--- flow/design.v ---
module router_top (
    input clock,
    input resetn,
    input packet_valid,
    input [7:0] data_in,
    input read_enb_0, read_enb_1, read_enb_2,
    output [7:0] data_out_0, data_out_1, data_out_2,
    output vld_out_0, vld_out_1, vld_out_2,
    output err,
    output busy
);
    wire [7:0] dout;
    wire [2:0] write_enb;
    wire [2:0] soft_reset;
    wire write_enb_reg;
    wire [2:0] read_enb;
    wire [2:0] empty;
    wire [2:0] full;
    wire lfd_state;
    wire detect_add;
    wire ld_state;
    wire laf_state;
    wire full_state;
    wire fifo_full;
    wire rst_int_reg;
    wire parity_done;
    wire low_packet_valid;
    assign read_enb = {read_enb_2, read_enb_1, read_enb_0};
    router_fsm FSM (.clock(clock), .resetn(resetn), .packet_valid(packet_valid), .data_in(data_in), .parity_done(parity_done), .soft_reset_0(soft_reset[0]), .soft_reset_1(soft_reset[1]), .soft_reset_2(soft_reset[2]), .fifo_full(fifo_full), .low_packet_valid(low_packet_valid), .fifo_empty_0(empty[0]), .fifo_empty_1(empty[1]), .fifo_empty_2(empty[2]), .detect_add(detect_add), .ld_state(ld_state), .laf_state(laf_state), .lfd_state(lfd_state), .full_state(full_state), .write_enb_reg(write_enb_reg), .rst_int_reg(rst_int_reg), .busy(busy));
    router_register REG (.clock(clock), .resetn(resetn), .packet_valid(packet_valid), .data_in(data_in), .fifo_full(fifo_full), .detect_add(detect_add), .ld_state(ld_state), .laf_state(laf_state), .full_state(full_state), .lfd_state(lfd_state), .rst_int_reg(rst_int_reg), .err(err), .parity_done(parity_done), .low_packet_valid(low_packet_valid), .dout(dout));
    router_sync SYNC (.clock(clock), .resetn(resetn), .data_in(data_in), .detect_add(detect_add), .write_enb_reg(write_enb_reg), .read_enb_0(read_enb_0), .read_enb_1(read_enb_1), .read_enb_2(read_enb_2), .write_enb(write_enb), .fifo_full(fifo_full), .full_0(full[0]), .full_1(full[1]), .full_2(full[2]), .empty_0(empty[0]), .empty_1(empty[1]), .empty_2(empty[2]), .soft_reset_0(soft_reset[0]), .soft_reset_1(soft_reset[1]), .soft_reset_2(soft_reset[2]), .vld_out_0(vld_out_0), .vld_out_1(vld_out_1), .vld_out_2(vld_out_2));
    router_fifo FIFO0 (.clock(clock), .resetn(resetn), .soft_reset(soft_reset[0]), .write_enb(write_enb[0]), .read_enb(read_enb[0]), .data_in({lfd_state, dout}), .lfd_state(lfd_state), .full(full[0]), .empty(empty[0]), .data_out(data_out_0));
    router_fifo FIFO1 (.clock(clock), .resetn(resetn), .soft_reset(soft_reset[1]), .write_enb(write_enb[1]), .read_enb(read_enb[1]), .data_in({lfd_state, dout}), .lfd_state(lfd_state), .full(full[1]), .empty(empty[1]), .data_out(data_out_1));
    router_fifo FIFO2 (.clock(clock), .resetn(resetn), .soft_reset(soft_reset[2]), .write_enb(write_enb[2]), .read_enb(read_enb[2]), .data_in({lfd_state, dout}), .lfd_state(lfd_state), .full(full[2]), .empty(empty[2]), .data_out(data_out_2));
endmodule
module router_fsm (
    input clock, resetn,
    input packet_valid,
    input [7:0] data_in,
    input fifo_full, fifo_empty_0, fifo_empty_1, fifo_empty_2,
    input soft_reset_0, soft_reset_1, soft_reset_2,
    input parity_done, low_packet_valid,
    output reg detect_add, ld_state, laf_state, lfd_state, full_state,
    output reg write_enb_reg, rst_int_reg, busy
);
    parameter DECODE_ADDRESS = 3'b000,
              LOAD_FIRST_DATA = 3'b001,
              LOAD_DATA = 3'b010,
              LOAD_PARITY = 3'b011,
              FIFO_FULL_STATE = 3'b100,
              LOAD_AFTER_FULL = 3'b101,
              DECODE_ADDRESS_WAIT = 3'b110,
              CHECK_PARITY_ERROR = 3'b111;
    reg [2:0] state, next_state;
    reg [1:0] addr;
    always @(posedge clock) begin
        if (~resetn)
            state <= DECODE_ADDRESS;
        else if ((soft_reset_0 && addr == 2'b00) ||
                 (soft_reset_1 && addr == 2'b01) ||
                 (soft_reset_2 && addr == 2'b10))
            state <= DECODE_ADDRESS;
        else
            state <= next_state;
    end
    always @(posedge clock) begin
        if (~resetn)
            addr <= 2'b00;
        else if (detect_add)
            addr <= data_in[1:0];
    end
    always @(*) begin
        next_state = state;
        case (state)
            DECODE_ADDRESS: begin
                if ((packet_valid && (data_in[1:0] == 2'b00) && fifo_empty_0) ||
                    (packet_valid && (data_in[1:0] == 2'b01) && fifo_empty_1) ||
                    (packet_valid && (data_in[1:0] == 2'b10) && fifo_empty_2))
                    next_state = LOAD_FIRST_DATA;
                else if ((packet_valid && (data_in[1:0] == 2'b00) && ~fifo_empty_0) ||
                         (packet_valid && (data_in[1:0] == 2'b01) && ~fifo_empty_1) ||
                         (packet_valid && (data_in[1:0] == 2'b10) && ~fifo_empty_2))
                    next_state = DECODE_ADDRESS_WAIT;
            end
            DECODE_ADDRESS_WAIT: begin
                if ((addr == 2'b00 && fifo_empty_0) ||
                    (addr == 2'b01 && fifo_empty_1) ||
                    (addr == 2'b10 && fifo_empty_2))
                    next_state = LOAD_FIRST_DATA;
            end
            LOAD_FIRST_DATA: begin
                if (fifo_full)
                    next_state = FIFO_FULL_STATE;
                else
                    next_state = LOAD_DATA;
            end
            LOAD_DATA: begin
                if (fifo_full)
                    next_state = FIFO_FULL_STATE;
                else if (~packet_valid)
                    next_state = LOAD_PARITY;
            end
            LOAD_PARITY: begin
                next_state = CHECK_PARITY_ERROR;
            end
            FIFO_FULL_STATE: begin
                if (~fifo_full)
                    next_state = LOAD_AFTER_FULL;
            end
            LOAD_AFTER_FULL: begin
                if (~parity_done && low_packet_valid)
                    next_state = LOAD_PARITY;
                else if (~parity_done && ~low_packet_valid)
                    next_state = LOAD_DATA;
                else if (parity_done)
                    next_state = DECODE_ADDRESS;
            end
            CHECK_PARITY_ERROR: begin
                if (~fifo_full)
                    next_state = DECODE_ADDRESS;
                else
                    next_state = FIFO_FULL_STATE;
            end
        endcase
    end
    always @(*) begin
        detect_add = 0;
        ld_state = 0;
        laf_state = 0;
        lfd_state = 0;
        full_state = 0;
        write_enb_reg = 0;
        rst_int_reg = 0;
        busy = 0;
        case (state)
            DECODE_ADDRESS: begin
                detect_add = 1;
            end
            DECODE_ADDRESS_WAIT: begin
                detect_add = 1;
            end
            LOAD_FIRST_DATA: begin
                lfd_state = 1;
                busy = 1;
            end
            LOAD_DATA: begin
                ld_state = 1;
                write_enb_reg = 1;
                busy = 1;
            end
            LOAD_PARITY: begin
                busy = 1;
            end
            FIFO_FULL_STATE: begin
                full_state = 1;
                busy = 1;
            end
            LOAD_AFTER_FULL: begin
                laf_state = 1;
                busy = 1;
            end
            CHECK_PARITY_ERROR: begin
                rst_int_reg = 1;
                busy = 1;
            end
        endcase
    end
endmodule
module router_register (
    input clock, resetn, packet_valid,
    input [7:0] data_in,
    input fifo_full, detect_add, ld_state, laf_state, full_state, lfd_state, rst_int_reg,
    output reg err, parity_done, low_packet_valid,
    output reg [7:0] dout
);
    reg [7:0] hold_header_byte, fifo_full_header_byte, internal_parity, packet_parity_byte;
    reg [7:0] fifo_full_data_reg;  
    reg [5:0] count;  
    always @(posedge clock) begin
        if (~resetn)
            hold_header_byte <= 8'b0;
        else if (detect_add && packet_valid)
            hold_header_byte <= data_in;
    end
    always @(posedge clock) begin
        if (~resetn)
            fifo_full_header_byte <= 8'b0;
        else if (detect_add && packet_valid)
            fifo_full_header_byte <= data_in;
    end
    always @(posedge clock) begin
        if (~resetn)
            fifo_full_data_reg <= 8'b0;
        else if (ld_state && fifo_full)
            fifo_full_data_reg <= data_in;
    end
    always @(*) begin
        if (lfd_state)
            dout = hold_header_byte;
        else if (ld_state && ~fifo_full)
            dout = data_in;
        else if (ld_state && fifo_full)
            dout = fifo_full_data_reg;
        else if (laf_state)
            dout = fifo_full_header_byte;
        else
            dout = 8'b0;
    end
    always @(posedge clock) begin
        if (~resetn)
            internal_parity <= 8'b0;
        else if (detect_add)
            internal_parity <= 8'b0;
        else if (lfd_state && packet_valid)
            internal_parity <= internal_parity ^ hold_header_byte;
        else if (ld_state && packet_valid && ~full_state)
            internal_parity <= internal_parity ^ data_in;
    end
    always @(posedge clock) begin
        if (~resetn)
            packet_parity_byte <= 8'b0;
        else if (detect_add && packet_valid)
            packet_parity_byte <= 8'b0;
        else if ((ld_state && ~packet_valid) || (laf_state && ~packet_valid && ~parity_done))
            packet_parity_byte <= data_in;
    end
    always @(posedge clock) begin
        if (~resetn)
            count <= 6'b0;
        else if (detect_add)
            count <= data_in[7:2];  
        else if (ld_state && packet_valid)
            count <= count - 1;
    end
    always @(posedge clock) begin
        if (~resetn)
            low_packet_valid <= 0;
        else
            low_packet_valid <= ~packet_valid;
    end
    always @(posedge clock) begin
        if (~resetn)
            parity_done <= 0;
        else if (detect_add)
            parity_done <= 0;
        else if ((count == 0) && (ld_state || laf_state) && (~packet_valid))
            parity_done <= 1;
    end
    always @(posedge clock) begin
        if (~resetn)
            err <= 0;
        else if (rst_int_reg)
            err <= 0;
        else if (parity_done)
            err <= (internal_parity != packet_parity_byte);
    end
endmodule
module router_sync (
    input clock, resetn,
    input [7:0] data_in,
    input detect_add, write_enb_reg,
    input read_enb_0, read_enb_1, read_enb_2,
    input empty_0, empty_1, empty_2,
    input full_0, full_1, full_2,
    output reg [2:0] write_enb,
    output reg fifo_full,
    output reg vld_out_0, vld_out_1, vld_out_2,
    output reg soft_reset_0, soft_reset_1, soft_reset_2
);
    reg [1:0] internal_addr;
    reg [4:0] timer_0, timer_1, timer_2;  
    always @(posedge clock) begin
        if (~resetn)
            internal_addr <= 2'b0;
        else if (detect_add)
            internal_addr <= data_in[1:0];
    end
    always @(*) begin
        case (internal_addr)
            2'b00: write_enb = {2'b0, write_enb_reg};
            2'b01: write_enb = {1'b0, write_enb_reg, 1'b0};
            2'b10: write_enb = {write_enb_reg, 2'b0};
            default: write_enb = 3'b0;
        endcase
    end
    always @(*) begin
        case (internal_addr)
            2'b00: fifo_full = full_0;
            2'b01: fifo_full = full_1;
            2'b10: fifo_full = full_2;
            default: fifo_full = 0;
        endcase
    end
    always @(posedge clock) begin
        if (~resetn) begin
            vld_out_0 <= 0;
            timer_0 <= 0;
            soft_reset_0 <= 0;
        end else begin
            if (~empty_0)
                vld_out_0 <= 1;
            else
                vld_out_0 <= 0;
            if (vld_out_0 && ~read_enb_0)
                timer_0 <= timer_0 + 1;
            else
                timer_0 <= 0;
            if (timer_0 == 29) begin
                soft_reset_0 <= 1;
                vld_out_0 <= 0;
                timer_0 <= 0;
            end else
                soft_reset_0 <= 0;
        end
    end
    always @(posedge clock) begin
        if (~resetn) begin
            vld_out_1 <= 0;
            timer_1 <= 0;
            soft_reset_1 <= 0;
        end else begin
            if (~empty_1)
                vld_out_1 <= 1;
            else
                vld_out_1 <= 0;
            if (vld_out_1 && ~read_enb_1)
                timer_1 <= timer_1 + 1;
            else
                timer_1 <= 0;
            if (timer_1 == 29) begin
                soft_reset_1 <= 1;
                vld_out_1 <= 0;
                timer_1 <= 0;
            end else
                soft_reset_1 <= 0;
        end
    end
    always @(posedge clock) begin
        if (~resetn) begin
            vld_out_2 <= 0;
            timer_2 <= 0;
            soft_reset_2 <= 0;
        end else begin
            if (~empty_2)
                vld_out_2 <= 1;
            else
                vld_out_2 <= 0;
            if (vld_out_2 && ~read_enb_2)
                timer_2 <= timer_2 + 1;
            else
                timer_2 <= 0;
            if (timer_2 == 29) begin
                soft_reset_2 <= 1;
                vld_out_2 <= 0;
                timer_2 <= 0;
            end else
                soft_reset_2 <= 0;
        end
    end
endmodule
module router_fifo (
    input clock, resetn, soft_reset,
    input write_enb, read_enb, lfd_state,
    input [8:0] data_in,  
    output reg [7:0] data_out,  
    output reg full, empty
);
    reg [8:0] mem [15:0];  
    reg [3:0] wr_ptr, rd_ptr;  
    reg [4:0] count;  
    always @(posedge clock) begin
        if (~resetn || soft_reset)
            wr_ptr <= 0;
        else if (write_enb && ~full)
            wr_ptr <= wr_ptr + 1;
    end
    always @(posedge clock) begin
        if (~resetn || soft_reset)
            rd_ptr <= 0;
        else if (read_enb && ~empty)
            rd_ptr <= rd_ptr + 1;
    end
    always @(posedge clock) begin
        if (~resetn || soft_reset)
            count <= 0;
        else begin
            case ({write_enb & ~full, read_enb & ~empty})
                2'b10: count <= count + 1;
                2'b01: count <= count - 1;
                default: count <= count;
            endcase
        end
    end
    always @(*) begin
        full = (count == 16);
        empty = (count == 0);
    end
    always @(posedge clock) begin
        if (write_enb && ~full)
            mem[wr_ptr] <= data_in;
    end
    always @(posedge clock) begin
        if (~resetn)
            data_out <= 8'b0;
        else if (soft_reset)
            data_out <= 8'b0;
        else if (read_enb && ~empty)
            data_out <= mem[rd_ptr][7:0];
        else if (empty)
            data_out <= 8'b0;
    end
endmodule
--- flow/run.sh ---
#!/bin/bash
# the make line also repeats each setting of config.mk as NAME=value (left out here)
make -C /OpenROAD-flow-scripts/flow DESIGN_CONFIG=/design/flow/config.mk WORK_HOME=/design/flow/orfs CLKGATE_MAP_FILE= finish
--- flow/config.mk ---
export PLATFORM = sky130hd
export DESIGN_NAME = router_top
export DESIGN_NICKNAME = router_top
export VERILOG_FILES = /design/flow/design.v
export SDC_FILE = /design/flow/constraint.sdc
export NUM_CORES = 4
export LEC_CHECK = 0
export ABC_AREA = 1
export CAP_MARGIN = 20
export CORE_MARGIN = 2
export CORE_UTILIZATION = 68
export SETUP_SLACK_MARGIN = 0.01
export SLEW_MARGIN = 20
--- flow/constraint.sdc ---
create_clock -name core_clock -period 1.98 [get_ports {clock}]
set_input_delay 0.3960 -clock core_clock [delete_from_list [all_inputs] [get_ports {clock}]]
set_output_delay 0.3960 -clock core_clock [all_outputs]
set_load 0.01 [all_outputs]
==> impl_metrics.toml, run 1 <==
# implementation run metrics
[placement]
port_buffers = 42
gp_congestion = 0.9107
hpwl_um = 33300
place_ws_ns = -0.3961

[setup_path]
crit_arrival_ns = 2.55
critPathCaptureType = "flip-flop"
path_buffers = 5
crit_path_max_incr_delay_ns = 0.34
endpoint = "FIFO1.mem[3][0]$_DFFE_PP_"
cp_top_family = "simple AND/OR/NAND/NOR gates"
crit_path_start_kind = "flip-flop"
required_ns = 2.32
critPathSlowestCell = "dfxtp_2"
path_depth = 13
cp-startpoint = "SYNC.internal_addr[0]$_SDFFE_PN0P_"
path_cells = "buf_6, nor2_4, buf_6, nand4_1, nand3_4, nor2_4, buf_6, a21oi_2, o31ai_1, nand2_1, o21ai_4, buf_12, clkbuf_16"
ff2ff_setup_slack_ns = -0.24
r2r_cells = 13
worstSetupPathType = "reg -> reg"
cp_max_fo = 6
crit_path_frequent_cell = "buf_6"
r2r_end = "FIFO1.mem[3][0]$_DFFE_PP_"
timing.rr.start = "SYNC.internal_addr[0]$_SDFFE_PN0P_"

[pwr]
power_density_nw_per_um2 = 1371
powerComb_mw = 13.1
combPwrFrac_pct = 35.4
seqPwrFrac_pct = 38.9
vdd_ir_drop_max_mv = 1.088
top_power_group = "sequential cells"
power_leakage_nw = 10.11
pwr-share-clk_pct = 25.7
total_power_mw = 37.07
switchingPower_mw = 12.42
switching_share_pct = 33.51
pg_clk_mw = 9.54
seq-power_mw = 14.4
intPower_mw = 24.64

[clock_tree]
clk_latency_ns = 0.60
numCtsBuffers = 52
clock-root-buffer = "clkbuf_16"
cts_tree = "yes"
h-tree-depth = 2
clockBufferDepth = 3
clk_pin_slew_ns = 0.06
clock-sinks = 533

[timing]
rsz0062_at_grt = "yes"
slew_viol_final = 0
setup_viol = 455
finalClockSkew_ns = 0.02359
slew-limit-headroom_pct = 55.73
period_used_pct = 111.9
finalWorstSetupSlack_ns = -0.2364
fmax_mhz = 451.2
final-hold-violation-count = 0
period_needed_ns = 2.216
tns_ns = -64.63
tightest_slew_ns = 0.6633

[global_route]
track_usage_pct = 30.50
antenna_found_initial = 1
grt_first_pass_wirelength_um = 79970
overflow = 0
grt_max_degree = 46
first_global_vias = 15360

[finish]
final_nets = 2286
area_growth_pct = 21.30
finalCoreUtilization_pct = 83.50

[routing]
num_antenna_cells = 0
vias_per_cell = 5.886
vias = 15990
ant_nets = 0
routed_wirelength_um = 52360
drtPass1Iterations = 6
wl_per_cell_um = 19.27
drtIter0Drc = 1478
drc = 0

[logic_synthesis]
yosysMostFrequentCell = "edfxtp_1"
avgSynthCellArea_um2 = 11.10
synth_cells = 2008
yosys_cells = 2008
yosys-stat-area_um2 = 22280
synth-simple-area-share_pct = 9.709
compound_area_share_pct = 12.21
synthTopCellsByCount = "edfxtp_1, o21ai_0, nand2_1"
yosysTopAreaCellShare_pct = 51.75
edf_count = 384
top_area_cell = "edfxtp_1"
synth.ff_latch_count = 533
synth_area_um2 = 22280
yosysWarnings = 4
synth_async_sr_flop_share_pct = 0
synthTopLogicFamily = "AND-OR/OR-AND gates"
synth_cell_types = 45
syn_nets = 2059
synth_seq_share_pct = 65.14
area_leaders = "edfxtp_1, dfxtp_1, o21ai_0"
flop_cell = "edfxtp_1"
synthMuxAreaShare_pct = 4.312
xor_share_pct = 0.9433
fa_ha_area_share_pct = 2.179

[worst_hold_path]
hold_start = "FIFO2.rd_ptr[3]$_SDFFE_PP0N_"
hold_depth = 2
hp-class = "reg -> reg"

[die]
fp_util_pct = 68.84
die_h_um = 185.0
num_rows = 66
core_um2 = 32370
die-area_um2 = 34230
io-pin-count = 43
dieWidth_um = 185.0

[status]
status = "complete, but fails checks"
so_faults = "setup timing"

[run]
max-cap-violations = 0
tool_warnings = 43
cell type report:
class	instances	area, um^2
fillers	1878	5343
clock buffers	78	1510
multi-input cells	1166	6972
clock inverters	16	138.9
inverters	225	854.6
well taps	442	553.0
repair buffers	257	2460
flip-flops and latches	533	14540
stage by stage:
step	hold slack, ns	std cells	area (um^2)
6_report	0.4607	2717	27030
5_1_grt	0.4802	2717	27030
4_1_cts	0.4660	2709	26800
3_5_place_dp	0.4573	2595	24820
3_3_place_gp	0.4461	2595	24820
2_1_floorplan	0.4334	2008	22580
timing repair:
| action | 4_1_cts | 5_1_grt |
|---|---|---|
| endpoints found under the setup margin | 400 | 679 |
| setup buffers | 17 | 7 |
| gates cloned | 3 | 3 |
| gates resized | 38 | 36 |
| pin swaps | 15 | 28 |
| hold buffers | 0 | 0 |
metal layers:
| layer | global-route usage, % | part of all wire (%) |
|---|---|---|
| met5 | 0 | 0.027 |
| met4 | 8.730 | 2.7 |
| met2 | 52.16 | 50 |
| met1 | 40.86 | 40 |
| met3 | 4.640 | 7.4 |
==> run 2, diff against run 1 <==
- ABC_AREA: 1 -> not set
- CORE_UTILIZATION: 68 -> 40
- CTS_CLUSTER_DIAMETER: not set -> 312
- GPL_ROUTABILITY_DRIVEN: not set -> 0
- GPL_TIMING_DRIVEN: not set -> 0
- SETUP_SLACK_MARGIN: 0.01 -> not set
- clock period: 1.98 -> 5.0 ns (I/O delays scaled with it)
==> impl_metrics.toml, run 2 <==
# implementation run metrics
[status]
status = "timing/DRC/antenna clean"

[clock_tree]
holdBufCountCts = 0
cts_setup_buffers = 0
clockBufferDepth = 3
clk_pin_slew_ns = 0.06
clock-sinks = 533
h-tree-depth = 2
cts_tree = "yes"
cts_resized = 0
numCtsBuffers = 56
clock-root-buffer = "clkbuf_16"
clk_latency_ns = 0.60

[setup_path]
cp-startpoint = "SYNC.internal_addr[1]$_SDFFE_PN0P_"
endpoint = "FIFO2.count[4]$_SDFFE_PP0P_"
path_cells = "clkbuf_2, nor2b_1, nand2_1, a21oi_1, inv_1, ha_1, inv_1, fa_1, inv_1, a21o_1, a21oi_1, xnor2_1, or3_1, a21oi_1"
critPathSlowestCell = "a21oi_1"
path_buffers = 4
crit_path_start_kind = "flip-flop"
r2r_cells = 14
ff2ff_setup_slack_ns = 1.53
path_depth = 14
cp_top_family = "AND-OR/OR-AND gates"
required_ns = 5.52
worstSetupPathType = "reg -> reg"
crit_arrival_ns = 3.99
critPathCaptureType = "flip-flop"
cp_max_fo = 8
timing.rr.start = "SYNC.internal_addr[1]$_SDFFE_PN0P_"
r2r_end = "FIFO2.count[4]$_SDFFE_PP0P_"
crit_path_max_incr_delay_ns = 0.61

[logic_synthesis]
yosys_cells = 1322
yosysWarnings = 4
area_leaders = "edfxtp_1, dfxtp_1, mux4_2"
compound_area_share_pct = 2.767
synth_area_um2 = 21300
synthTopLogicFamily = "multiplexers"
synth.ff_latch_count = 533
edf_count = 384
xor_share_pct = 2.468
flop_cell = "edfxtp_1"
syn_nets = 1373
synthTopCellsByCount = "edfxtp_1, nor2_1, dfxtp_1"
synth_seq_share_pct = 68.15
synthMuxAreaShare_pct = 14.99
fa_ha_area_share_pct = 2.280
yosysTopAreaCellShare_pct = 54.14
synth_cell_types = 54
synth_async_sr_flop_share_pct = 0
top_area_cell = "edfxtp_1"
yosysMostFrequentCell = "edfxtp_1"
synth-simple-area-share_pct = 7.520
synth_cells = 1322
avgSynthCellArea_um2 = 16.11
yosys-stat-area_um2 = 21300

[pwr]
powerComb_mw = 2.03
switching_share_pct = 26.28
combPwrFrac_pct = 17.9
vdd_ir_drop_max_mv = 0.2754
top_power_group = "sequential cells"
pg_clk_mw = 4.10
pwr-share-clk_pct = 36.2
seqPwrFrac_pct = 45.8
power_leakage_nw = 8.126
power_density_nw_per_um2 = 457.0
seq-power_mw = 5.18
switchingPower_mw = 2.972
intPower_mw = 8.338
total_power_mw = 11.31

[timing]
setup_viol = 0
rsz0062_at_grt = "no"
finalClockSkew_ns = 0.01247
slew-limit-headroom_pct = 30.06
tns_ns = 0
fmax_mhz = 288.4
final-hold-violation-count = 0
period_used_pct = 69.34
period_needed_ns = 3.467
slew_viol_final = 0
tightest_slew_ns = 1.045

[placement]
port_buffers = 37
hpwl_um = 30070
dp_cells = 2055

[global_route]
first_global_vias = 11750
grt_max_degree = 29
busiest_layer = "met2"
track_usage_pct = 16.60
grt_util_met1_pct = 22.93
met2_usage_pct = 27.47
antenna_found_initial = 0
overflow = 0
grt_first_pass_wirelength_um = 70700
met3_usage_pct = 2.502

[die]
io-pin-count = 43
die_h_um = 234.7
dieWidth_um = 234.7
fp_util_pct = 40.53
core_um2 = 52550
die-area_um2 = 55100
num_rows = 84

[worst_hold_path]
hold_start = "FSM.rst_int_reg$_SDFF_PN0_"
hold_depth = 1
hp-class = "reg -> reg"
hold_path_end = "REG.err$_SDFFE_PP0P_"

[routing]
drtIter0Drc = 853
vias_per_cell = 5.299
ant_nets = 0
drc = 0
vias = 11450
num_antenna_cells = 0
wl_per_cell_um = 20.95
routed_wirelength_um = 45260
drtPass1Iterations = 5

[run]
max-cap-violations = 0
tool_warnings = 38

[finish]
fin_cells = 2160
final_nets = 1476
area_growth_pct = 16.19
-- run 2: area by class of cell --
class	count	area, um^2
inverters	28	105.1
flip-flops and latches	533	14510
clock buffers	74	1570
repair buffers	45	590.6
multi-input cells	694	6558
well taps	688	860.8
fillers	4482	27810
plain buffers	67	284.0
clock inverters	31	262.8
-- run 2: through the flow --
step / hold WS, ns / setup slack [ns] / util, % / instance area, um^2
CTS: 0.3935 / 1.589 / 47.09 / 24750
floorplan: 0.3752 / 1.001 / - / 21300
detailed placement: 0.3896 / 1.203 / 43.60 / 22910
finish: 0.3916 / 1.533 / 47.09 / 24750
global placement: 0.3859 / -2.455 / 42.87 / 22530
global route: 0.4075 / 1.220 / 47.09 / 24750
-- run 2: routing by layer --
metal / wire (um) / vias up
met5: 0 / -
met4: 827 / 0
met3: 2137 / 68
met2: 22340 / 269
met1: 19950 / 5877
li1: - / 5231
==> run 3, diff against run 2 <==
- ABC_AREA: not set -> 1
- CORE_UTILIZATION: 40 -> 72
- CTS_CLUSTER_DIAMETER: 312 -> not set
- CTS_CLUSTER_SIZE: not set -> 35
- GPL_ROUTABILITY_DRIVEN: 0 -> not set
- GPL_TIMING_DRIVEN: 0 -> not set
- SETUP_SLACK_MARGIN: not set -> -0.13
- clock period: 5.0 -> 1.98 ns (I/O delays scaled with it)
==> impl_metrics.toml, run 3 <==
# implementation run metrics
[status]
status = "complete, but fails checks"
so_faults = "setup timing"

[logic_synthesis]
syn_nets = 2059
yosysTopAreaCellShare_pct = 51.75
yosys_cells = 2008
synthTopLogicFamily = "AND-OR/OR-AND gates"
synth_async_sr_flop_share_pct = 0
compound_area_share_pct = 12.21
top_area_cell = "edfxtp_1"
yosysMostFrequentCell = "edfxtp_1"
synth_cells = 2008
synth_area_um2 = 22280
synth_seq_share_pct = 65.14
synth.ff_latch_count = 533
yosysWarnings = 4
synth_cell_types = 45
synth-simple-area-share_pct = 9.709
flop_cell = "edfxtp_1"
synthTopCellsByCount = "edfxtp_1, o21ai_0, nand2_1"
area_leaders = "edfxtp_1, dfxtp_1, o21ai_0"
synthMuxAreaShare_pct = 4.312
edf_count = 384
xor_share_pct = 0.9433
yosys-stat-area_um2 = 22280
avgSynthCellArea_um2 = 11.10
fa_ha_area_share_pct = 2.179

[timing]
period_needed_ns = 2.305
setup_viol = 687
tightest_slew_ns = 0.4645
tns_ns = -78.92
final-hold-violation-count = 0
fmax_mhz = 433.9
finalClockSkew_ns = 0.01921
rsz0062_at_grt = "yes"
slew-limit-headroom_pct = 68.70
finalWorstSetupSlack_ns = -0.3249
slew_viol_final = 0
period_used_pct = 116.4

[setup_path]
endpoint = "FIFO1.count[4]$_SDFFE_PP0P_"
cp-startpoint = "SYNC.internal_addr[0]$_SDFFE_PN0P_"
cp_max_fo = 4
crit_arrival_ns = 2.82
r2r_cells = 14
ff2ff_setup_slack_ns = -0.32
worstSetupPathType = "reg -> reg"
crit_path_start_kind = "flip-flop"
timing.rr.start = "SYNC.internal_addr[0]$_SDFFE_PN0P_"
path_depth = 14
r2r_end = "FIFO1.count[4]$_SDFFE_PP0P_"
crit_path_frequent_cell = "inv_2"
path_buffers = 3
crit_path_max_incr_delay_ns = 0.39
cp_top_family = "AND-OR/OR-AND gates"
critPathSlowestCell = "fa_2"
required_ns = 2.49
path_cells = "inv_2, nor2_4, inv_2, nor2_4, nand2_2, ha_4, fa_2, a21o_1, a21oi_2, inv_2, a21oi_2, o21ai_2, a21oi_1, o21a_1"
critPathCaptureType = "flip-flop"

[pwr]
seq-power_mw = 14.5
pg_clk_mw = 9.45
pwr-share-clk_pct = 25.6
switching_share_pct = 34.17
combPwrFrac_pct = 35.1
top_power_group = "sequential cells"
switchingPower_mw = 12.62
powerComb_mw = 13.0
intPower_mw = 24.31
power_density_nw_per_um2 = 1375
seqPwrFrac_pct = 39.3
power_leakage_nw = 10.10
vdd_ir_drop_max_mv = 1.021

[worst_hold_path]
hold_depth = 1
hp-class = "reg -> reg"
hold_path_end = "SYNC.timer_2[0]$_SDFF_PP0_"
hold_start = "SYNC.timer_2[0]$_SDFF_PP0_"

[placement]
postPlaceCellArea_um2 = 24840
hpwl_um = 34710
gp_congestion = 0.9043
port_buffers = 42

[routing]
num_antenna_cells = 0
drtPass1Iterations = 5
drtIter0Drc = 1899
routed_wirelength_um = 56830
drc = 0
wl_per_cell_um = 21.25
vias_per_cell = 6.242
ant_nets = 0
vias = 16700

[die]
io-pin-count = 43
dieWidth_um = 179.9
die_h_um = 179.9
die-area_um2 = 32370
fp_util_pct = 73.04
num_rows = 64
core_um2 = 30510

[clock_tree]
numCtsBuffers = 50
clock-sinks = 533
h-tree-depth = 2
clk_latency_ns = 0.58
clock-root-buffer = "clkbuf_16"
cts_tree = "yes"
clockBufferDepth = 3
clk_pin_slew_ns = 0.06
holdBufCountCts = 0

[finish]
final_nets = 2290
design_area_um2 = 26850
area_growth_pct = 20.51

[run]
tool_warnings = 43
max-cap-violations = 0

[global_route]
first_global_vias = 16520
antenna_found_initial = 0
overflow = 0
track_usage_pct = 34.34
grt_first_pass_wirelength_um = 87350
grt_max_degree = 36
==> run 3: layer usage <==
metal	global-route usage (%)	wire length, um
met5	0	0
met2	59.80	29180
met1	44.02	21160
met3	5.105	4716
met4	12.78	1781
==> run 3: per-stage QoR <==
step	setup slack (ns)	hold slack, ns	util (%)	std cells	power, mW
after global placement	-0.4883	0.4451	81.43	2565	26.01
final	-0.3249	0.4625	88.02	2675	36.93
after floorplan	-0.2441	0.4334	-	2008	21.42
after detailed placement	-0.5330	0.4544	81.43	2565	26.51
after CTS	-0.1595	0.4634	87.26	2668	36.29
after global routing	-0.4334	0.4830	88.02	2675	38.41
==> run 3: area by class of cell <==
class,count,area [um^2]
multi-input combinational,1166,6908
tap,396,495.5
clock inverter,22,215.2
fill,1403,3656
clock buffer,70,1390
inverter,225,854.6
sequential,533,14550
timing repair buffer,263,2441
==> run 3: timing repair <==
item                                   CTS  global route
resized                                 22            60
cloned                                   1             0
pin swaps                               10            15
setup buffers                           11             7
setup endpoints to repair              280           509
endpoints found under the hold margin    0             0
==> run 4, diff against run 3 <==
- ABC_AREA: 1 -> not set
- CORE_UTILIZATION: 72 -> 68
- CTS_CLUSTER_SIZE: 35 -> not set
- SETUP_SLACK_MARGIN: -0.13 -> not set
- clock period: 1.98 -> 3.56 ns (I/O delays scaled with it)
==> impl_metrics.toml, run 4 <==
# implementation run metrics
[timing]
period_used_pct = 85.98
slew_viol_final = 0
rsz0062_at_grt = "no"
tightest_slew_ns = 0.8969
finalClockSkew_ns = 0.03101
final-hold-violation-count = 0
period_needed_ns = 3.061
slew-limit-headroom_pct = 40.20
setup_viol = 0
fmax_mhz = 326.7
tns_ns = 0

[logic_synthesis]
synth_cell_types = 54
syn_nets = 1373
synth-simple-area-share_pct = 7.520
synth_seq_share_pct = 68.15
area_leaders = "edfxtp_1, dfxtp_1, mux4_2"
xor_share_pct = 2.468
synthTopCellsByCount = "edfxtp_1, nor2_1, dfxtp_1"
top_area_cell = "edfxtp_1"
flop_cell = "edfxtp_1"
yosysWarnings = 4
synth_area_um2 = 21300
yosys-stat-area_um2 = 21300
yosysMostFrequentCell = "edfxtp_1"
edf_count = 384
synthTopLogicFamily = "multiplexers"
fa_ha_area_share_pct = 2.280
synthMuxAreaShare_pct = 14.99
synth_async_sr_flop_share_pct = 0
synth_cells = 1322
yosysTopAreaCellShare_pct = 54.14
compound_area_share_pct = 2.767
synth.ff_latch_count = 533
yosys_cells = 1322
avgSynthCellArea_um2 = 16.11

[global_route]
grt_max_degree = 33
antenna_found_initial = 0
grt_first_pass_wirelength_um = 68900
first_global_vias = 11680
overflow = 0
track_usage_pct = 27.89

[setup_path]
worstSetupPathType = "reg -> reg"
critPathCaptureType = "flip-flop"
crit_path_frequent_cell = "a21oi_1"
endpoint = "FIFO1.count[4]$_SDFFE_PP0P_"
path_depth = 10
path_cells = "or4_4, nor2_1, nor2b_1, ha_1, fa_1, a21o_1, a21oi_1, xor2_1, or3_1, a21oi_1"
cp_max_fo = 5
crit_path_start_kind = "flip-flop"
required_ns = 4.05
r2r_cells = 10
path_buffers = 0
ff2ff_setup_slack_ns = 0.50
crit_path_max_incr_delay_ns = 0.58
r2r_end = "FIFO1.count[4]$_SDFFE_PP0P_"
crit_arrival_ns = 3.55
timing.rr.start = "FIFO1.count[0]$_SDFFE_PP0P_"
cp_top_family = "simple AND/OR/NAND/NOR gates"
cp-startpoint = "FIFO1.count[0]$_SDFFE_PP0P_"
critPathSlowestCell = "or4_4"

[die]
fp_util_pct = 69.26
io-pin-count = 43
core_um2 = 30750
die_h_um = 181.0
num_rows = 64
die-area_um2 = 32750
dieWidth_um = 181.0

[placement]
gp_congestion = 0.8266
dp_cells = 1748
port_buffers = 42
hpwl_um = 27150

[finish]
area_growth_pct = 14.07
final_nets = 1456
fin_cells = 1844

[worst_hold_path]
hold_path_end = "REG.err$_SDFFE_PP0P_"
hp-class = "reg -> reg"
hold_depth = 1
hold_start = "FSM.rst_int_reg$_SDFF_PN0_"

[clock_tree]
cts_tree = "yes"
cts_resized = 0
h-tree-depth = 2
clk_pin_slew_ns = 0.06
clk_latency_ns = 0.60
clock-root-buffer = "clkbuf_16"
holdBufCountCts = 0
clock-sinks = 533
clockBufferDepth = 3
numCtsBuffers = 51
cts_setup_buffers = 0

[pwr]
seq-power_mw = 7.42
seqPwrFrac_pct = 47.0
power_density_nw_per_um2 = 650.1
combPwrFrac_pct = 16.9
power_leakage_nw = 8.153
pwr-share-clk_pct = 36.2
switchingPower_mw = 4.112
pg_clk_mw = 5.71
vdd_ir_drop_max_mv = 0.5249
intPower_mw = 11.68
top_power_group = "sequential cells"
powerComb_mw = 2.66
switching_share_pct = 26.04

[run]
tool_warnings = 40
max-cap-violations = 0

[routing]
wl_per_cell_um = 23.93
vias_per_cell = 6.234
vias = 11500
num_antenna_cells = 0
drtIter0Drc = 1076
routed_wirelength_um = 44120
ant_nets = 0
drtPass1Iterations = 5
drc = 0

[status]
status = "timing/DRC/antenna clean"
-- run 4: metrics by stage --
step | power, mW | worst slack (ns) | util (%) | hold slack [ns] | instance area (um^2)
after global routing | 16.33 | 0.3577 | 79.00 | 0.4125 | 24290
after detailed placement | 10.21 | 0.3563 | 73.17 | 0.3872 | 22500
final | 15.79 | 0.4991 | 79.00 | 0.3952 | 24290
after global placement | 10.13 | 0.4470 | 73.17 | 0.3839 | 22500
after floorplan | 9.282 | 0.3831 | - | 0.3752 | 21300
after CTS | 15.88 | 0.4944 | 79.00 | 0.3960 | 24290
-- run 4: area by class of cell --
type	instances	area (um^2)
clock buffers	66	1434
clock inverters	30	360.3
multi-input cells	694	6485
well taps	396	495.5
flip-flops and latches	533	14520
fillers	1668	6456
inverters	28	105.1
repair buffers	97	895.9
-- run 4: routing by layer --
layer	vias to the layer above	GRT usage [%]	part of all wire (%)
met1	5840	40.36	42
met3	75	3.689	6.0
met2	404	45.49	49
met5	-	0	0
li1	5177	-	-
met4	0	8.260	2.5
==> run 5, diff against run 4 <==
- CELL_PAD_IN_SITES_GLOBAL_PLACEMENT: not set -> 0
- CORE_UTILIZATION: 68 -> 72
- CTS_CLUSTER_DIAMETER: not set -> 397
- CTS_CLUSTER_SIZE: not set -> 32
- GPL_TIMING_DRIVEN: not set -> 1
- HOLD_SLACK_MARGIN: not set -> 0.29
- MIN_ROUTING_LAYER: not set -> met1
- SETUP_SLACK_MARGIN: not set -> 1.26
- TNS_END_PERCENT: not set -> 95
- clock period: 3.56 -> 4.56 ns (I/O delays scaled with it)
==> impl_metrics.toml, run 5 <==
# implementation run metrics
[routing]
wl_per_cell_um = 23.63
met1_length_um = 16930
top_layer_used = "met5"
drc = 0
drtIter0Drc = 1157
ant_nets = 0
wl_met2_um = 20430
drtPass1Iterations = 5
routed_wirelength_um = 41350
wl_met3_um = 2733
vias = 11110
vias_per_cell = 6.351

[setup_path]
cp_max_fo = 5
critPathCaptureType = "flip-flop"
path_depth = 11
cp_top_family = "adder cells"
r2r_cells = 12
worstSetupPathType = "in -> reg"
crit_path_start_kind = "input port"
endpoint = "FIFO0.count[4]$_SDFFE_PP0P_"
r2r_end = "FIFO0.count[4]$_SDFFE_PP0P_"
path_buffers = 3
ff2ff_setup_slack_ns = 1.43
path_cells = "clkdlybuf4s50_1, nor2b_1, ha_1, inv_1, fa_1, inv_1, a21o_1, a21oi_1, xnor2_1, or3_1, a21oi_1"
cp-startpoint = "read_enb_0"
crit_path_max_incr_delay_ns = 0.53
timing.rr.start = "FIFO0.count[0]$_SDFFE_PP0P_"
critPathSlowestCell = "clkdlybuf4s50_1"
required_ns = 5.04
crit_arrival_ns = 3.65

[die]
fp_util_pct = 73.60
die-area_um2 = 30970
die_h_um = 176.0
core_um2 = 28940
dieWidth_um = 176.0
io-pin-count = 43
num_rows = 62

[clock_tree]
clock-root-buffer = "clkbuf_16"
numCtsBuffers = 20
cts_tree = "yes"
clk_latency_ns = 0.56
clk_pin_slew_ns = 0.12
clockBufferDepth = 3
h-tree-depth = 1
holdBufCountCts = 0
clock-sinks = 533

[finish]
regArea_um2 = 14520
final_nets = 1402
fillCellCount = 1567
comb_area_um2 = 6524
area_growth_pct = 7.408
fin_cells = 1750

[pwr]
pwr-share-clk_pct = 22.3
seq-power_mw = 5.84
power_density_nw_per_um2 = 436.7
top_power_group = "sequential cells"
pg_clk_mw = 2.23
vdd_ir_drop_max_mv = 0.4712
powerComb_mw = 1.92
seqPwrFrac_pct = 58.5
power_leakage_nw = 7.427
switching_share_pct = 27.14
combPwrFrac_pct = 19.2
switchingPower_mw = 2.711
intPower_mw = 7.277

[worst_hold_path]
hold_start = "FSM.rst_int_reg$_SDFF_PN0_"
hold_depth = 1
hold_path_end = "REG.err$_SDFFE_PP0P_"
hp-class = "reg -> reg"

[status]
status = "timing/DRC/antenna clean"

[run]
max-cap-violations = 0
tool_warnings = 41

[logic_synthesis]
area_leaders = "edfxtp_1, dfxtp_1, mux4_2"
flop_cell = "edfxtp_1"
yosys-stat-area_um2 = 21300
xor_share_pct = 2.468
compound_area_share_pct = 2.767
synth_async_sr_flop_share_pct = 0
synth.ff_latch_count = 533
yosysTopAreaCellShare_pct = 54.14
synth-simple-area-share_pct = 7.520
avgSynthCellArea_um2 = 16.11
synthTopCellsByCount = "edfxtp_1, nor2_1, dfxtp_1"
synthMuxAreaShare_pct = 14.99
edf_count = 384
yosysWarnings = 4
synthTopLogicFamily = "multiplexers"
yosysMostFrequentCell = "edfxtp_1"
synth_seq_share_pct = 68.15
syn_nets = 1373
synth_cell_types = 54
yosys_cells = 1322
synth_cells = 1322
top_area_cell = "edfxtp_1"
fa_ha_area_share_pct = 2.280
synth_area_um2 = 21300

[timing]
setup_viol = 0
slew_viol_final = 0
rsz0062_at_grt = "yes"
final-hold-violation-count = 0
tightest_slew_ns = 1.173
slew-limit-headroom_pct = 21.77
tns_ns = 0
fmax_mhz = 314.9
finalClockSkew_ns = 0.02512
period_needed_ns = 3.175
period_used_pct = 69.63

[global_route]
grt_max_degree = 49
overflow = 0
grt_first_pass_wirelength_um = 64870
first_global_vias = 11480
track_usage_pct = 27.73
antenna_found_initial = 2

[placement]
gp_congestion = 0.8396
port_buffers = 42
dp_cells = 1712
hpwl_um = 25970
## run 5: stage by stage
step	util [%]	power (mW)	instance area [um^2]	setup WS (ns)	hold WS [ns]
2_1_floorplan	-	7.247	21300	1.266	0.3752
3_3_place_gp	76.87	7.796	22240	0.8159	0.3823
3_5_place_dp	76.89	7.859	22250	0.7496	0.3924
4_1_cts	78.91	10.01	22830	1.313	0.4236
5_1_grt	79.05	10.38	22870	1.203	0.4646
6_report	79.05	9.989	22870	1.385	0.4217
## run 5: area by class of cell
| class | instances | share of cell area (%) |
|---|---|---|
| Inverter | 28 | 0.4595 |
| Antenna cell | 1 | 0.01094 |
| Sequential cell | 533 | 63.47 |
| Tap cell | 384 | 2.100 |
| Multi-Input combinational cell | 695 | 28.52 |
| Timing Repair Buffer | 73 | 2.877 |
| Clock inverter | 2 | 0.1422 |
| Clock buffer | 34 | 2.418 |
## run 5: repair_timing
| action | CTS | global route |
|---|---|---|
| resized | 0 | 8 |
| setup endpoints to repair | 0 | 19 |
| buffers inserted | 0 | 0 |
## run 5: metal layers
| metal | global-route usage (%) | vias up |
|---|---|---|
| met3 | 3.424 | 64 |
| met5 | 0 | - |
| met4 | 7.576 | 2 |
| met2 | 46.26 | 402 |
| met1 | 39.82 | 5615 |
| li1 | - | 5031 |
==> run 6, diff against run 5 <==
- ABC_AREA: not set -> 1
- CELL_PAD_IN_SITES_DETAIL_PLACEMENT: not set -> 2
- CELL_PAD_IN_SITES_GLOBAL_PLACEMENT: 0 -> 1
- CORE_ASPECT_RATIO: not set -> 1.03
- CORE_UTILIZATION: 72 -> 56
- CTS_CLUSTER_DIAMETER: 397 -> 266
- CTS_CLUSTER_SIZE: 32 -> 44
- HOLD_SLACK_MARGIN: 0.29 -> -0.04
- MAX_ROUTING_LAYER: not set -> met4
- PLACE_DENSITY_LB_ADDON: not set -> 0.12
- SETUP_SLACK_MARGIN: 1.26 -> not set
- clock period: 4.56 -> 3.25 ns (I/O delays scaled with it)
==> impl_metrics.toml, run 6 <==
# flow metrics
[logic_synthesis]
fa_ha_area_share_pct = 2.179
top_area_cell = "edfxtp_1"
yosysWarnings = 4
xor_share_pct = 0.9433
avgSynthCellArea_um2 = 11.10
yosysTopAreaCellShare_pct = 51.75
flop_cell = "edfxtp_1"
synth_cells = 2008
yosysMostFrequentCell = "edfxtp_1"
yosys-stat-area_um2 = 22280
syn_nets = 2059
synthTopCellsByCount = "edfxtp_1, o21ai_0, nand2_1"
synth_async_sr_flop_share_pct = 0
edf_count = 384
synthMuxAreaShare_pct = 4.312
synth_seq_share_pct = 65.14
area_leaders = "edfxtp_1, dfxtp_1, o21ai_0"
synthTopLogicFamily = "AND-OR/OR-AND gates"
synth.ff_latch_count = 533
synth_cell_types = 45
compound_area_share_pct = 12.21
synth-simple-area-share_pct = 9.709
yosys_cells = 2008
synth_area_um2 = 22280

[die]
die-area_um2 = 41400
num_rows = 74
dieWidth_um = 200.6
die_h_um = 206.4
fp_util_pct = 56.49
io-pin-count = 43
core_um2 = 39440

[status]
status = "aborted with a tool error"
stop_stage = "detailed placement"
stop_error = "[ERROR DPL-0033] detailed placement checks failed during check placement."

[placement]
port_buffers = 42
gp_congestion = 0.8877
-- run 6: metrics by stage --
step	instances	total power [mW]	hold WS, ns	setup WS (ns)	cell area [um^2]
after global placement	2562	14.79	0.4466	0.2332	23650
after floorplan	2008	12.85	0.4334	0.1352	22280
==> run 7, diff against run 6 <==
- CELL_PAD_IN_SITES_DETAIL_PLACEMENT: 2 -> not set
- CELL_PAD_IN_SITES_GLOBAL_PLACEMENT: 1 -> not set
- CORE_ASPECT_RATIO: 1.03 -> 0.52
- CORE_UTILIZATION: 56 -> 72
- CTS_CLUSTER_DIAMETER: 266 -> not set
- CTS_CLUSTER_SIZE: 44 -> not set
- GPL_TIMING_DRIVEN: 1 -> not set
- HOLD_SLACK_MARGIN: -0.04 -> 0.3
- MAX_ROUTING_LAYER: met4 -> not set
- MIN_ROUTING_LAYER: met1 -> not set
- PLACE_DENSITY_LB_ADDON: 0.12 -> not set
- SETUP_SLACK_MARGIN: not set -> 0.45
- TNS_END_PERCENT: 95 -> not set
- clock period: 3.25 -> 2.02 ns (I/O delays scaled with it)
==> impl_metrics.toml, run 7 <==
# implementation run metrics
[timing]
finalWorstSetupSlack_ns = -0.4873
fmax_mhz = 398.8
slew-limit-headroom_pct = 49.82
whs_ns = 0.4762
tightest_slew_ns = 0.7449
rsz0062_at_grt = "yes"
period_used_pct = 124.1
final-hold-violation-count = 0
tns_ns = -197.63
setup_viol = 708
slew_viol_final = 0
period_needed_ns = 2.507
finalClockSkew_ns = 0.02913

[clock_tree]
clockBufferDepth = 3
clock-sinks = 533
clock-root-buffer = "clkbuf_16"
holdBufCountCts = 0
clk_pin_slew_ns = 0.08
h-tree-depth = 2
clk_latency_ns = 0.59
numCtsBuffers = 44
cts_tree = "yes"

[logic_synthesis]
yosys_cells = 2008
synthTopLogicFamily = "AND-OR/OR-AND gates"
synth_async_sr_flop_share_pct = 0
yosys-stat-area_um2 = 22280
yosysMostFrequentCell = "edfxtp_1"
synth_cell_types = 45
synth.ff_latch_count = 533
synth_seq_share_pct = 65.14
synth_area_um2 = 22280
yosysTopAreaCellShare_pct = 51.75
fa_ha_area_share_pct = 2.179
flop_cell = "edfxtp_1"
compound_area_share_pct = 12.21
avgSynthCellArea_um2 = 11.10
synth-simple-area-share_pct = 9.709
yosysWarnings = 4
top_area_cell = "edfxtp_1"
xor_share_pct = 0.9433
area_leaders = "edfxtp_1, dfxtp_1, o21ai_0"
synthMuxAreaShare_pct = 4.312
synthTopCellsByCount = "edfxtp_1, o21ai_0, nand2_1"
edf_count = 384
syn_nets = 2059
synth_cells = 2008

[die]
io-pin-count = 43
fp_util_pct = 73.19
die-area_um2 = 32450
die_h_um = 130.9
core_um2 = 30450
num_rows = 46
dieWidth_um = 248.0

[finish]
regArea_um2 = 14560
comb_area_um2 = 7522
area_growth_pct = 24.20
design_area_um2 = 27680
fillCellCount = 1134
final_nets = 2274

[routing]
drtPass1Iterations = 8
drc = 0
wl_met3_um = 12000
ant_nets = 0
wl_met2_um = 31610
met1_length_um = 25700
routed_wirelength_um = 73410
drtIter0Drc = 3687
vias_per_cell = 6.849
vias = 18270
top_layer_used = "met5"
wl_per_cell_um = 27.51

[pwr]
pwr-share-clk_pct = 23.7
seqPwrFrac_pct = 36.4
vdd_ir_drop_max_mv = 1.298
switching_share_pct = 37.58
powerComb_mw = 15.5
seq-power_mw = 14.1
power_density_nw_per_um2 = 1404
power_leakage_nw = 10.09
top_power_group = "combinational cells"
pg_clk_mw = 9.21
intPower_mw = 24.25
switchingPower_mw = 14.60
combPwrFrac_pct = 39.9
total_power_mw = 38.84

[run]
max-cap-violations = 0
tool_warnings = 44

[global_route]
overflow = 0
antenna_found_initial = 6
track_usage_pct = 39.54
grt_max_degree = 56
first_global_vias = 16090
grt_first_pass_wirelength_um = 94650

[setup_path]
crit_arrival_ns = 2.97
path_buffers = 5
path_depth = 14
timing.rr.start = "SYNC.internal_addr[0]$_SDFFE_PN0P_"
path_cells = "buf_12, inv_8, nor2_4, inv_2, nor2_2, nand2_2, ha_4, ha_4, buf_6, a21o_1, a31oi_2, xnor2_1, o21ai_1, inv_1"
critPathCaptureType = "flip-flop"
cp_max_fo = 4
cp-startpoint = "SYNC.internal_addr[0]$_SDFFE_PN0P_"
crit_path_frequent_cell = "ha_4"
ff2ff_setup_slack_ns = -0.49
worstSetupPathType = "reg -> reg"
crit_path_start_kind = "flip-flop"
cp_top_family = "AND-OR/OR-AND gates"
r2r_cells = 14
required_ns = 2.48
r2r_end = "FIFO1.count[3]$_SDFFE_PP0P_"
crit_path_max_incr_delay_ns = 0.37
critPathSlowestCell = "dfxtp_4"
endpoint = "FIFO1.count[3]$_SDFFE_PP0P_"

[status]
so_faults = "setup timing"
status = "complete, but fails checks"

[placement]
hpwl_um = 38720
postPlaceCellArea_um2 = 25020
gp_congestion = 0.9392
port_buffers = 42
place_ws_ns = -0.4201

[worst_hold_path]
hold_start = "REG.packet_parity_byte[4]$_SDFFE_PP0P_"
hold_depth = 2
hp-class = "reg -> reg"
hold_path_end = "REG.packet_parity_byte[4]$_SDFFE_PP0P_"
run 7: cell type report:
class / count / share of cell area, %
antenna: 2 / 0.01808
multi-input combinational: 1166 / 27.18
sequential: 533 / 52.62
tap: 408 / 1.845
inverter: 225 / 3.119
clock inverter: 24 / 0.8816
timing repair buffer: 253 / 9.991
clock buffer: 57 / 4.345
run 7: layer usage:
metal | GRT usage [%] | vias up
met4 | 11.31 | 4
met1 | 57.08 | 8461
met5 | 0 | -
li1 | - | 7489
met3 | 11.03 | 460
met2 | 59.63 | 1860
run 7: what timing repair did:
| action | CTS | global route |
|---|---|---|
| endpoints found under the setup margin | 858 | 886 |
| setup buffers | 13 | 30 |
| pin swaps | 10 | 40 |
| gates resized | 38 | 93 |
| gates cloned | 5 | 8 |
run 7: per-stage QoR:
stage                     util [%]  cells
after global routing         90.89   2667
after global placement       82.19   2529
final                        90.90   2668
after floorplan                  -   2008
after CTS                    88.16   2628
after detailed placement     82.19   2529
==> run 8, diff against run 7 <==
- CAP_MARGIN: 20 -> 25
- CELL_PAD_IN_SITES_DETAIL_PLACEMENT: not set -> 2
- CELL_PAD_IN_SITES_GLOBAL_PLACEMENT: not set -> 3
- CORE_ASPECT_RATIO: 0.52 -> not set
- CORE_MARGIN: 2 -> 10
- CORE_UTILIZATION: 72 -> 32
- CTS_CLUSTER_SIZE: not set -> 96
- GPL_ROUTABILITY_DRIVEN: not set -> 0
- HOLD_SLACK_MARGIN: 0.3 -> 0.26
- MIN_ROUTING_LAYER: not set -> met2
- PLACE_DENSITY: not set -> 0.86
- SETUP_SLACK_MARGIN: 0.45 -> not set
- SLEW_MARGIN: 20 -> 5
- TNS_END_PERCENT: not set -> 80
- clock period: 2.02 -> 2.95 ns (I/O delays scaled with it)
==> impl_metrics.toml, run 8 <==
# implementation run metrics
[logic_synthesis]
avgSynthCellArea_um2 = 11.10
flop_cell = "edfxtp_1"
synth_cells = 2008
synthMuxAreaShare_pct = 4.312
area_leaders = "edfxtp_1, dfxtp_1, o21ai_0"
synth_area_um2 = 22280
synthTopCellsByCount = "edfxtp_1, o21ai_0, nand2_1"
synth_seq_share_pct = 65.14
synthTopLogicFamily = "AND-OR/OR-AND gates"
compound_area_share_pct = 12.21
yosysTopAreaCellShare_pct = 51.75
top_area_cell = "edfxtp_1"
yosysWarnings = 4
synth_async_sr_flop_share_pct = 0
synth-simple-area-share_pct = 9.709
fa_ha_area_share_pct = 2.179
yosysMostFrequentCell = "edfxtp_1"
xor_share_pct = 0.9433
syn_nets = 2059
edf_count = 384
synth.ff_latch_count = 533
yosys_cells = 2008
synth_cell_types = 45
yosys-stat-area_um2 = 22280

[global_route]
track_usage_pct = 25.11
first_global_vias = 25120
overflow = 0
grt_max_degree = 49
antenna_found_initial = 0
grt_first_pass_wirelength_um = 105600

[clock_tree]
cts_tree = "yes"
holdBufCountCts = 0
clockBufferDepth = 3
clk_latency_ns = 0.64
clock-root-buffer = "clkbuf_16"
h-tree-depth = 2
clock-sinks = 533
numCtsBuffers = 58
clk_pin_slew_ns = 0.06

[pwr]
seqPwrFrac_pct = 38.8
powerComb_mw = 7.85
switchingPower_mw = 9.080
intPower_mw = 16.17
vdd_ir_drop_max_mv = 0.3914
seq-power_mw = 9.79
pwr-share-clk_pct = 30.1
combPwrFrac_pct = 31.1
power_leakage_nw = 9.620
pg_clk_mw = 7.61
switching_share_pct = 35.96
power_density_nw_per_um2 = 950.3
top_power_group = "sequential cells"

[setup_path]
cp_top_family = "simple AND/OR/NAND/NOR gates"
timing.rr.start = "SYNC.internal_addr[1]$_SDFFE_PN0P_"
endpoint = "FIFO0.count[4]$_SDFFE_PP0P_"
critPathCaptureType = "flip-flop"
r2r_cells = 13
ff2ff_setup_slack_ns = -0.08
cp_max_fo = 6
cp-startpoint = "SYNC.internal_addr[1]$_SDFFE_PN0P_"
crit_path_frequent_cell = "nand2_1"
crit_arrival_ns = 3.54
required_ns = 3.46
crit_path_start_kind = "flip-flop"
path_buffers = 1
critPathSlowestCell = "ha_1"
path_cells = "nor2_2, inv_1, nor2_1, nand2_1, ha_2, ha_1, nand2_1, nor2_1, a211oi_2, o21ai_0, a21oi_2, nand2_1, nor3b_1"
crit_path_max_incr_delay_ns = 0.38
worstSetupPathType = "reg -> reg"
r2r_end = "FIFO0.count[4]$_SDFFE_PP0P_"
path_depth = 13

[timing]
slew-limit-headroom_pct = 32.34
slew_viol_final = 0
finalClockSkew_ns = 0.01149
fmax_mhz = 329.6
whs_ns = 0.4643
final-hold-violation-count = 0
rsz0062_at_grt = "yes"
period_used_pct = 102.8
finalWorstSetupSlack_ns = -0.08374
period_needed_ns = 3.034
setup_viol = 1
tightest_slew_ns = 1.004

[die]
num_rows = 96
die_h_um = 283.9
core_um2 = 68830
die-area_um2 = 80590
io-pin-count = 43
fp_util_pct = 32.38
dieWidth_um = 283.9

[worst_hold_path]
hp-class = "reg -> reg"
hold_depth = 2
hold_start = "FIFO2.data_out[2]$_SDFFE_PP0P_"
hold_path_end = "FIFO2.data_out[2]$_SDFFE_PP0P_"

[routing]
ant_nets = 0
drtPass1Iterations = 7
vias_per_cell = 6.809
wl_per_cell_um = 22.03
num_antenna_cells = 0
drc = 0
drtIter0Drc = 3475
vias = 21220
routed_wirelength_um = 68650

[finish]
final_nets = 2186
area_growth_pct = 19.24
fin_cells = 3116

[placement]
port_buffers = 42
hpwl_um = 44570
dp_cells = 3005
place_ws_ns = -0.1996

[status]
status = "complete, but fails checks"
so_faults = "setup timing"

[run]
max-cap-violations = 0
tool_warnings = 40
run 8: stage by stage:
step	util [%]	power, mW	TNS [ns]	area, um^2
final	38.61	25.25	-0.08374	26570
after global routing	38.61	26.58	-0.3787	26570
after CTS	38.56	25.12	0	26540
after detailed placement	35.70	17.46	-0.1996	24570
after global placement	35.70	16.94	0	24570
after floorplan	-	14.16	-45.04	22280
run 8: routing by layer:
metal	vias up	track usage, %	share of wire [%]
li1	7260	-	-
met1	7267	-	0
met2	6263	32.89	56
met3	420	30.25	38
met4	6	4.469	5.6
met5	-	1.949	0.23
run 8: cell type report:
type                            count  area [um^2]
Clock buffer                       79         1644
Sequential cell                   533        14530
Fill cell                        7091        42260
Inverter                          225        844.6
Timing Repair Buffer              151         1414
Clock inverter                     31        312.8
Tap cell                          931         1165
Multi-Input combinational cell   1166         6665
run 8: repair_timing:
item | in CTS | in global routing
endpoints found under the setup margin | 1 | 338
setup buffers | 0 | 1
pin swaps | 0 | 1
gates resized | 4 | 8
==> run 9, diff against run 8 <==
- CAP_MARGIN: 25 -> 20
- CORE_MARGIN: 10 -> 2
- CORE_UTILIZATION: 32 -> 56
- CTS_CLUSTER_DIAMETER: not set -> 266
- CTS_CLUSTER_SIZE: 96 -> 44
- GPL_ROUTABILITY_DRIVEN: 0 -> not set
- GPL_TIMING_DRIVEN: not set -> 1
- HOLD_SLACK_MARGIN: 0.26 -> -0.05
- MAX_ROUTING_LAYER: not set -> met4
- MIN_ROUTING_LAYER: met2 -> met1
- PLACE_DENSITY: 0.86 -> 0.38
- SETUP_SLACK_MARGIN: not set -> -0.29
- SLEW_MARGIN: 5 -> 20
- TNS_END_PERCENT: 80 -> 95
- clock period: 2.95 -> 3.25 ns (I/O delays scaled with it)
==> impl_metrics.toml, run 9 <==
# flow metrics
[logic_synthesis]
top_area_cell = "edfxtp_1"
synth_async_sr_flop_share_pct = 0
synthMuxAreaShare_pct = 4.312
flop_cell = "edfxtp_1"
synthTopLogicFamily = "AND-OR/OR-AND gates"
syn_nets = 2059
synth-simple-area-share_pct = 9.709
yosys-stat-area_um2 = 22280
synth_area_um2 = 22280
yosysWarnings = 4
synth.ff_latch_count = 533
area_leaders = "edfxtp_1, dfxtp_1, o21ai_0"
avgSynthCellArea_um2 = 11.10
xor_share_pct = 0.9433
synth_cells = 2008
synthTopCellsByCount = "edfxtp_1, o21ai_0, nand2_1"
edf_count = 384
yosysTopAreaCellShare_pct = 51.75
yosys_cells = 2008
synth_seq_share_pct = 65.14
yosysMostFrequentCell = "edfxtp_1"
fa_ha_area_share_pct = 2.179
synth_cell_types = 45
compound_area_share_pct = 12.21

[status]
status = "aborted with a tool error"
stop_error = "[ERROR GPL-0301] Utilization 106.550 % exceeds 100%."
stop_stage = "global placement without I/O"

[die]
die_h_um = 203.5
core_um2 = 39460
fp_util_pct = 56.47
die-area_um2 = 41400
num_rows = 73
dieWidth_um = 203.5
==> run 10, diff against run 9 <==
- ABC_AREA: 1 -> not set
- CELL_PAD_IN_SITES_DETAIL_PLACEMENT: 2 -> not set
- CELL_PAD_IN_SITES_GLOBAL_PLACEMENT: 3 -> not set
- CORE_UTILIZATION: 56 -> 67
- CTS_CLUSTER_DIAMETER: 266 -> not set
- CTS_CLUSTER_SIZE: 44 -> not set
- GPL_TIMING_DRIVEN: 1 -> not set
- HOLD_SLACK_MARGIN: -0.05 -> not set
- MAX_ROUTING_LAYER: met4 -> not set
- MIN_ROUTING_LAYER: met1 -> not set
- PLACE_DENSITY: 0.38 -> not set
- SETUP_SLACK_MARGIN: -0.29 -> not set
- TNS_END_PERCENT: 95 -> not set
- clock period: 3.25 -> 1.98 ns (I/O delays scaled with it)
==> impl_metrics.toml, run 10 <==
# implementation run metrics
[clock_tree]
clock-sinks = 533
clockBufferDepth = 3
h-tree-depth = 2
clock-root-buffer = "clkbuf_16"
cts_tree = "yes"
numCtsBuffers = 52
clk_pin_slew_ns = 0.06
clk_latency_ns = 0.60
holdBufCountCts = 0

[logic_synthesis]
synthTopLogicFamily = "multiplexers"
syn_nets = 1373
synthTopCellsByCount = "edfxtp_1, nor2_1, dfxtp_1"
yosys-stat-area_um2 = 21300
synth-simple-area-share_pct = 7.520
synth_cell_types = 54
fa_ha_area_share_pct = 2.280
edf_count = 384
synth_area_um2 = 21300
yosys_cells = 1322
yosysTopAreaCellShare_pct = 54.14
synth_seq_share_pct = 68.15
yosysWarnings = 4
avgSynthCellArea_um2 = 16.11
xor_share_pct = 2.468
yosysMostFrequentCell = "edfxtp_1"
area_leaders = "edfxtp_1, dfxtp_1, mux4_2"
synthMuxAreaShare_pct = 14.99
synth.ff_latch_count = 533
flop_cell = "edfxtp_1"
compound_area_share_pct = 2.767
synth_async_sr_flop_share_pct = 0
synth_cells = 1322
top_area_cell = "edfxtp_1"

[global_route]
overflow = 0
first_global_vias = 12820
track_usage_pct = 31.38
antenna_found_initial = 1
grt_first_pass_wirelength_um = 77420
grt_max_degree = 49

[pwr]
top_power_group = "sequential cells"
intPower_mw = 22.85
switchingPower_mw = 8.713
total_power_mw = 31.56
power_density_nw_per_um2 = 1172
seq-power_mw = 13.2
vdd_ir_drop_max_mv = 0.8846
pwr-share-clk_pct = 33.4
switching_share_pct = 27.61
seqPwrFrac_pct = 41.9
power_leakage_nw = 9.260
combPwrFrac_pct = 24.7
pg_clk_mw = 10.5
powerComb_mw = 7.79

[placement]
port_buffers = 42
hpwl_um = 28120
gp_congestion = 0.8312

[timing]
period_used_pct = 139.6
period_needed_ns = 2.765
setup_viol = 550
slew_viol_final = 0
finalClockSkew_ns = 0.03045
whs_ns = 0.3967
finalWorstSetupSlack_ns = -0.7847
tightest_slew_ns = 0.9034
fmax_mhz = 361.7
rsz0062_at_grt = "yes"
slew-limit-headroom_pct = 39.31
final-hold-violation-count = 0

[routing]
vias_per_cell = 6.544
wl_per_cell_um = 28.91
drtIter0Drc = 1655
drc = 0
drtPass1Iterations = 5
routed_wirelength_um = 58350
num_antenna_cells = 0
vias = 13210
ant_nets = 0

[setup_path]
r2r_end = "FIFO1.count[4]$_SDFFE_PP0P_"
path_depth = 10
critPathSlowestCell = "or4_4"
crit_path_start_kind = "flip-flop"
cp_max_fo = 4
r2r_cells = 10
crit_arrival_ns = 3.26
critPathCaptureType = "flip-flop"
path_cells = "or4_4, nor2_4, nor2b_4, ha_4, fa_2, a21o_1, a21oi_2, xor2_1, or3_1, a21oi_1"
endpoint = "FIFO1.count[4]$_SDFFE_PP0P_"
worstSetupPathType = "reg -> reg"
cp_top_family = "simple AND/OR/NAND/NOR gates"
crit_path_max_incr_delay_ns = 0.57
ff2ff_setup_slack_ns = -0.78
timing.rr.start = "FIFO1.count[3]$_SDFFE_PP0P_"
path_buffers = 0
required_ns = 2.47
cp-startpoint = "FIFO1.count[3]$_SDFFE_PP0P_"

[finish]
area_growth_pct = 26.44
final_nets = 1625

[worst_hold_path]
hold_depth = 1
hp-class = "reg -> reg"
hold_start = "FSM.rst_int_reg$_SDFF_PN0_"
hold_path_end = "REG.err$_SDFFE_PP0P_"

[die]
core_um2 = 31390
num_rows = 65
io-pin-count = 43
fp_util_pct = 67.84
dieWidth_um = 182.3
die-area_um2 = 33230
die_h_um = 182.3

[status]
so_faults = "setup timing"
status = "complete, but fails checks"

[run]
max-cap-violations = 0
tool_warnings = 43
==> run 10: repair_timing <==
| item | CTS | global route |
|---|---|---|
| setup endpoints to repair | 559 | 738 |
| resized | 52 | 91 |
| pin swaps | 30 | 48 |
| buffers inserted | 26 | 27 |
| cloned | 5 | 22 |
==> run 10: per-layer routing <==
metal,wire length (um),up-vias,global-route usage (%)
met4,2824,2,9.000
met3,5146,191,4.291
met5,13,-,0
li1,-,5522,-
met2,29570,852,54.89
met1,20790,6638,41.93
==> run 10: cell type report <==
class	count	area, um^2
well taps	402	503.0
repair buffers	265	2952
fillers	1331	4464
clock inverters	28	351.6
inverters	28	105.1
clock buffers	68	1421
multi-input cells	694	7063
flip-flops and latches	533	14530
==> run 10: through the flow <==
stage	setup TNS (ns)	instances	worst slack, ns	utilization, %	instance area (um^2)
2_1_floorplan	-206.94	1322	-0.5881	-	21450
3_3_place_gp	-113.80	1857	-0.7111	75.15	23590
3_5_place_dp	-150.64	1857	-0.7404	75.15	23590
4_1_cts	-151.30	1982	-0.5360	82.55	25910
5_1_grt	-214.09	2018	-0.8803	85.78	26930
6_report	-177.50	2018	-0.7847	85.78	26930
Power and IR drop assume default switching activity.
